Setup of build 89:
==> flow/design.v <==
module a23_multiply (
input                       i_clk,
input                       i_rst,           
input                       i_fetch_stall,
input       [31:0]          i_a_in,          
input       [31:0]          i_b_in,          
input       [1:0]           i_function,
input                       i_execute,
output      [31:0]          o_out,
output      [1:0]           o_flags,         
output reg                  o_done           
);
wire        enable;
wire        accumulate;
wire [33:0] multiplier;
wire [33:0] multiplier_bar;
wire [33:0] sum;
wire [33:0] sum34_b;
reg  [5:0]  count;
reg  [5:0]  count_nxt;
reg  [67:0] product;
reg  [67:0] product_nxt;
reg  [1:0]  flags_nxt;
wire [32:0] sum_acc1;            
assign enable         = i_function[0];
assign accumulate     = i_function[1];
assign multiplier     =  { 2'd0, i_a_in} ;
assign multiplier_bar = ~{ 2'd0, i_a_in} + 34'd1 ;
assign sum34_b        =  product[1:0] == 2'b01 ? multiplier     :
                         product[1:0] == 2'b10 ? multiplier_bar :
                                                 34'd0          ;
    assign sum =  product[67:34] + sum34_b;
    assign sum_acc1 = {1'd0, product[32:1]} + {1'd0, i_a_in};
always @*
    begin
    count_nxt           = count;
    product_nxt         = product;
    flags_nxt   = { product[32], product[32:1] == 32'd0 }; 
    if ( count == 6'd0 )
        product_nxt = {33'd0, 1'd0, i_b_in, 1'd0 } ;
    else if ( count <= 6'd33 )
        product_nxt = { sum[33], sum, product[33:1]} ;
    else if ( count == 6'd34 && accumulate )
        begin
        product_nxt         = { product[64:33], sum_acc1[31:0], 1'd0};  
        end
    if (count == 6'd0)   
        count_nxt   = enable ? 6'd1 : 6'd0;
    else if ((count == 6'd34 && !accumulate) ||   
             (count == 6'd35 &&  accumulate)  )   
        count_nxt   = 6'd0;
    else
        count_nxt   = count + 1'd1;
    end
always @ ( posedge i_clk )
    if ( i_rst )
        begin
        count           <= 6'd0;
        o_done          <= 1'd0;
        end
    else if ( !i_fetch_stall )
        begin
        count           <= i_execute ? count_nxt          : count;           
        product         <= i_execute ? product_nxt        : product;        
        o_done          <= i_execute ? count == 6'd31     : o_done;          
        end
assign o_out   = product[32:1]; 
assign o_flags = flags_nxt;
endmodule
module amber_mul (
input                       i_clk,
input                       i_rst,           
input                       i_start,
input                       i_accumulate,    
input       [31:0]          i_a,             
input       [31:0]          i_b,             
input       [31:0]          i_c,             
output                      o_ready,
output                      o_done,
output      [31:0]          o_result,
output      [1:0]           o_flags          
);
reg         busy;
reg         acc_q;
reg  [31:0] a_q;
reg  [31:0] c_q;
reg         done_d1;
reg         done_d2;
reg         done_d3;
wire        mult_done;
wire        take;
wire [31:0] mult_a;
wire [1:0]  mult_function;
assign take          = i_start && !busy;
assign o_ready       = !busy;
assign mult_a        = done_d2 ? c_q : a_q;
assign mult_function = busy ? { acc_q, 1'd0 } : { i_accumulate, take };
always @ ( posedge i_clk )
    if ( take )
        begin
        acc_q <= i_accumulate;
        a_q   <= i_a;
        c_q   <= i_c;
        end
always @ ( posedge i_clk )
    if ( i_rst )
        begin
        busy    <= 1'd0;
        done_d1 <= 1'd0;
        done_d2 <= 1'd0;
        done_d3 <= 1'd0;
        end
    else
        begin
        busy    <= take ? 1'd1 : ( o_done ? 1'd0 : busy );
        done_d1 <= mult_done;
        done_d2 <= done_d1;
        done_d3 <= done_d2 && acc_q;
        end
assign o_done = busy && ( acc_q ? done_d3 : done_d2 );
a23_multiply u_multiply (
    .i_clk          ( i_clk          ),
    .i_rst          ( i_rst          ),
    .i_fetch_stall  ( 1'd0           ),
    .i_a_in         ( mult_a         ),
    .i_b_in         ( i_b            ),
    .i_function     ( mult_function  ),
    .i_execute      ( 1'd1           ),
    .o_out          ( o_result       ),
    .o_flags        ( o_flags        ),
    .o_done         ( mult_done      )
);
endmodule
==> flow/config.mk <==
export PLATFORM = sky130hd
export DESIGN_NAME = amber_mul
export DESIGN_NICKNAME = amber_mul
export VERILOG_FILES = /design/flow/design.v
export SDC_FILE = /design/flow/constraint.sdc
export NUM_CORES = 4
export LEC_CHECK = 0
export ABC_AREA = 0
export CAP_MARGIN = 20
export CELL_PAD_IN_SITES_DETAIL_PLACEMENT = 0
export CORE_MARGIN = 6
export CORE_UTILIZATION = 21
export GPL_TIMING_DRIVEN = 0
export HOLD_SLACK_MARGIN = 0.21
export MAX_ROUTING_LAYER = met5
export PLACE_DENSITY = 0.36
export SETUP_SLACK_MARGIN = -0.36
export SLEW_MARGIN = 30
export TNS_END_PERCENT = 5
==> flow/constraint.sdc <==
create_clock -name core_clock -period 5.22 [get_ports {i_clk}]
set_input_delay 1.0440 -clock core_clock [delete_from_list [all_inputs] [get_ports {i_clk}]]
set_output_delay 1.0440 -clock core_clock [all_outputs]
set_load 0.01 [all_outputs]
run.sh (not shown) runs the stock make flow with config.mk's settings and CLKGATE_MAP_FILE=.
The flow completed for build 89, but it is not clean: the layout still shows setup timing.
What build 77 does differently from build 89 at the input level:
# build 89
export LEC_CHECK = 0
export ABC_AREA = 0
export CAP_MARGIN = 20
export CELL_PAD_IN_SITES_DETAIL_PLACEMENT = 0
export CORE_MARGIN = 6
export CORE_UTILIZATION = 21
export GPL_TIMING_DRIVEN = 0
export HOLD_SLACK_MARGIN = 0.21
export MAX_ROUTING_LAYER = met5
export PLACE_DENSITY = 0.36
export SETUP_SLACK_MARGIN = -0.36
export SLEW_MARGIN = 30
export TNS_END_PERCENT = 5
create_clock -name core_clock -period 5.22 [get_ports {i_clk}]
# build 77
export LEC_CHECK = 0
export CAP_MARGIN = 20
export CORE_MARGIN = 2
export CORE_UTILIZATION = 50
export SLEW_MARGIN = 20
create_clock -name core_clock -period 2.72 [get_ports {i_clk}]
## What came out
- Although build 77 finished all stages, its layout failed final checks on setup timing.
- Of build 77 and build 89, the run reporting the lower switching fraction of total power was build 77.
- The multi-input logic portion of the cell area number comes out lower for build 77 vs build 89.
- On final critical delay including setup and external delays, the lower figure sits with build 77, not build 89.
- Going from build 89 to build 77, global-route wire length before repair shrinks by about 9%.
- Between build 89 and build 77, the flow reports post-layout total power increasing by more than 100%.
- Clock network power share sits lower in build 77 than in build 89.
- Summary of build 77 over build 89: switching component of the power up 1.4 mW, final worst-path setup slack down 1.63 ns.
- Compared with build 89, build 77 shows a higher tally of clock buffers in the finished layout.
- When the final numbers for build 77 and build 89 were put side by side, the synthesis-to-finish area growth turned out to be smaller in build 89.
Setup changes, build 77 to build 73
# build 77
export LEC_CHECK = 0
export CAP_MARGIN = 20
export CORE_MARGIN = 2
export CORE_UTILIZATION = 50
export SLEW_MARGIN = 20
create_clock -name core_clock -period 2.72 [get_ports {i_clk}]
# build 73
export LEC_CHECK = 0
export CAP_MARGIN = 20
export CORE_MARGIN = 2
export CORE_UTILIZATION = 66
export PLACE_DENSITY = 0.6
export SLEW_MARGIN = 20
create_clock -name core_clock -period 4.07 [get_ports {i_clk}]
==> comparison <==
- From the logs: build 73 reached the end of the flow and failed the layout checks with setup timing.
- Build 73 against build 77: number of antenna violations at the first check in global routing shrank by 1, worst slack on hold paths shrank by 0.0048 ns, routed via count divided by cell count grew by 24%, total non-filler cell area in the finished layout shrank by 11%, portion of total power attributed to the clock network grew by 2.6 points.
- Per the comparison of build 73 with build 77, setup slack now larger, final critical-path share of the clock period decreased by 47 points relative to the old numbers, total power went down by 35%, number of vias after detailed routing now larger.
The following lists how build 41 was set up differently from build 73:
# build 73
export LEC_CHECK = 0
export CAP_MARGIN = 20
export CORE_MARGIN = 2
export CORE_UTILIZATION = 66
export PLACE_DENSITY = 0.6
export SLEW_MARGIN = 20
create_clock -name core_clock -period 4.07 [get_ports {i_clk}]
# build 41
export LEC_CHECK = 0
export ABC_AREA = 1
export CAP_MARGIN = 20
export CORE_MARGIN = 2
export CORE_UTILIZATION = 68
export CTS_CLUSTER_DIAMETER = 376
export CTS_CLUSTER_SIZE = 96
export PLACE_DENSITY = 0.6
export SLEW_MARGIN = 20
create_clock -name core_clock -period 3.78 [get_ports {i_clk}]
[summary]
Although it ran to completion, build 41 produced a layout that fails the final checks because of setup timing.
Area share of fa/ha/maj cells after synthesis in build 41 is 0.69 points below build 73.
Build 73 → build 41: mean routed wirelength per cell decreased by about 11% relative to the old numbers; critical path depth saw an increase.
Final antenna-violating net count: build 41 vs build 73, no meaningful difference
Compared to build 73, build 41 leaves more free space in the core.
Diff build 73 -> build 41: synthesized area divided by synthesized cell count down about 26%, wire length up 4.7 mm, power in the clock group flat.
| number of cells in the finished layout apart from fillers | build 41 vs build 73 | 401 higher |
Build 41 vs build 73, destination of the critical timing path: u_multiply.product[59] vs u_multiply.product[65]
Power figures rest on the tool's default switching activity, not on a simulated workload.
